== job 6951 ==
Design main, start of the top module:
module main #(
    parameter MAIN_DIV = 8,      
    parameter SCAN_DIV = 4       
)(
    input wire clk,
    input wire rst,    
    input wire btnC,   
    input wire btnL,   
    input wire btnR,   
    input wire [7:0] num1,   
    input wire [7:0] num2,   
    output wire [6:0] seg,            
    output wire [3:0] an,              
    output wire multiplicationFinished    
);
For scale: ~2,100 cells after synthesis, roughly 130 flip-flops, roughly 13,000 sq um of cells after synthesis.
Settings: LEC_CHECK=0, ABC_AREA=1, CAP_MARGIN=40, CORE_MARGIN=2, CORE_UTILIZATION=64, CTS_CLUSTER_DIAMETER=33, CTS_CLUSTER_SIZE=71, GPL_ROUTABILITY_DRIVEN=1, PLACE_DENSITY_LB_ADDON=0.17, SETUP_SLACK_MARGIN=3.12, SLEW_MARGIN=15; clock period 12.1 ns.
run.sh (not shown) runs the stock make flow with config.mk's settings and CLKGATE_MAP_FILE=.
The inputs of job 7672 differ from those of job 6951 as listed below.
Settings: clearing SETUP_SLACK_MARGIN, which used to be 3.12; swapping 64 for 65 in CORE_UTILIZATION; clearing CTS_CLUSTER_SIZE, which used to be 71; putting PLACE_DENSITY at 0.6 where nothing was set; clearing PLACE_DENSITY_LB_ADDON, which used to be 0.17; swapping 12.1 for 9.64 in the clock period (ns, I/O delays scaled along).
--- outcome ---
As the logs show, job 7672 stopped at 5_1_grt after a tool error, so it never reached the end of the flow. Comparing job 7672 against job 6951, there is no change at all in synthesized cell count. Job 7672 has pre-CTS setup slack below what job 6951 had. Against job 6951, job 7672 comes in 1300 sq um higher on placed standard-cell area. Diff job 6951..job 7672 | area share of fa/ha/maj cells after synthesis | negligible. From job 6951 to job 7672, maximum buffer depth of the clock tree did not move at all. Job 7672 vs. job 6951: height of the die fell by 1.1 um; total setup buffers inserted after CTS fell by about 34%; post-DP HPWL rose by 2.7 mm. As far as total I/O pin count goes, job 7672 and job 6951 are indistinguishable; the numbers are identical. Post-CTS resize count delta for job 7672 relative to job 6951: 65 higher.
[inputs] job 6125 vs job 7672
Settings: changing CORE_UTILIZATION from 65 to 29; setting CTS_CLUSTER_SIZE to 96 for the first time; removing PLACE_DENSITY (formerly 0.6); setting PLACE_DENSITY_LB_ADDON to 0.02 for the first time; changing CTS_CLUSTER_DIAMETER from 33 to 164; changing the clock period (ns, I/O delays scaled along) from 9.64 to 9.49.
==> comparison <==
- Final checks on job 6125, whose flow otherwise completed, came back failing, citing negative setup slack.
- Height of the die, job 6125 and job 7672: smaller value in job 7672
- Diff job 7672 -> job 6125: mean cell area of the mapped netlist closely matched the old numbers; number of gates resized after cts decreased by 69 relative to the old numbers; yosys-reported design area after synthesis closely matched the old numbers.
#### Input delta (job 8755 over job 6125)
Settings: CTS_CLUSTER_SIZE removed (was 96); MAX_ROUTING_LAYER newly set to met4; PLACE_DENSITY_LB_ADDON changed from 0.02 to 0.17; ABC_AREA changed from 1 to 0; CAP_MARGIN changed from 40 to 0; CTS_CLUSTER_DIAMETER changed from 164 to 33; CORE_ASPECT_RATIO newly set to 0.84.
Results
- No crash in job 6125: every stage finished, but the layout fails its final checks due to negative setup slack.
- Job 8755: complete, dirty (negative setup slack)
- The higher depth of the worst register-to-register path came out of job 6125.
- Relative to job 6125, core region area has gone up in job 8755.
- Delta(number of cells in the yosys synthesis report, job 8755 - job 6125) < 0
- Relative to job 6125, number of instances in the placed design has gone up in job 8755.
- Per-cell routed wire length: job 8755 > job 6125


job 6622:
Starting RTL as in the previous note.
export LEC_CHECK = 0
export ABC_AREA = 1
export CAP_MARGIN = 20
export CORE_ASPECT_RATIO = 0.76
export CORE_MARGIN = 2
export CORE_UTILIZATION = 66
export CTS_CLUSTER_DIAMETER = 251
export CTS_CLUSTER_SIZE = 97
export PLACE_DENSITY = 0.36
export SLEW_MARGIN = 20
export TNS_END_PERCENT = 10
create_clock -name core_clock -period 12.9 [get_ports {clk}]
Here is what was changed in the inputs of job 8138 compared with job 6622.
-- flow/config.mk --
<<< job 6622, line 10
export CORE_ASPECT_RATIO = 0.76
>>> job 8138, line 10
<<< job 6622, line 16
>>> job 8138, line 15
export SETUP_SLACK_MARGIN = -1.49
<<< job 6622, line 17
export TNS_END_PERCENT = 10
>>> job 8138, line 17
export TNS_END_PERCENT = 15
==> flow/constraint.sdc <==
create_clock -name core_clock -period 15.5 [get_ports {clk}]
set_input_delay 3.1000 -clock core_clock [delete_from_list [all_inputs] [get_ports {clk}]]
set_output_delay 3.1000 -clock core_clock [all_outputs]
set_load 0.01 [all_outputs]
Results
Job 8138 vs job 6622, instance count: job 8138 lower. Per the comparison of job 8138 with job 6622, period utilization down 11 points, hold slack up 0.0065 ns.
Here is what was changed in the inputs of job 1571 compared with job 8138.
-- flow/config.mk --
<<< job 8138, line 11
export CORE_UTILIZATION = 66
export CTS_CLUSTER_DIAMETER = 251
export CTS_CLUSTER_SIZE = 97
export PLACE_DENSITY = 0.36
export SETUP_SLACK_MARGIN = -1.49
>>> job 1571, line 11
export CORE_UTILIZATION = 57
export PLACE_DENSITY = 0.6
<<< job 8138, line 17
export TNS_END_PERCENT = 15
>>> job 1571, line 14
==> flow/constraint.sdc <==
create_clock -name core_clock -period 7.72 [get_ports {clk}]
set_input_delay 1.5440 -clock core_clock [delete_from_list [all_inputs] [get_ports {clk}]]
set_output_delay 1.5440 -clock core_clock [all_outputs]
set_load 0.01 [all_outputs]
Findings:
No crash in job 1571: every stage finished, but the layout fails its final checks due to setup timing.
Diff job 8138 -> job 1571: clock buffer count in the final layout picked up an extra 1, buffer count excluding the clock tree in the final layout picked up an extra 890%, die size picked up an extra about 15%, combinational share of power picked up an extra 0.6 points.
For clock skew, job 8138 and job 1571 come out practically identical.
In the tables for job 1571 and job 8138, number of setup violations in the final report reads higher with job 1571.
From job 8138 to job 1571 the numbers moved as follows: final-stage net count climbed 15%; power in sequential cells +about 100%; logic depth of the worst setup path including buffers rose by 14%; share of power burned in the clock network now sits lower.
Power figures rest on the tool's default switching activity, not on a simulated workload.
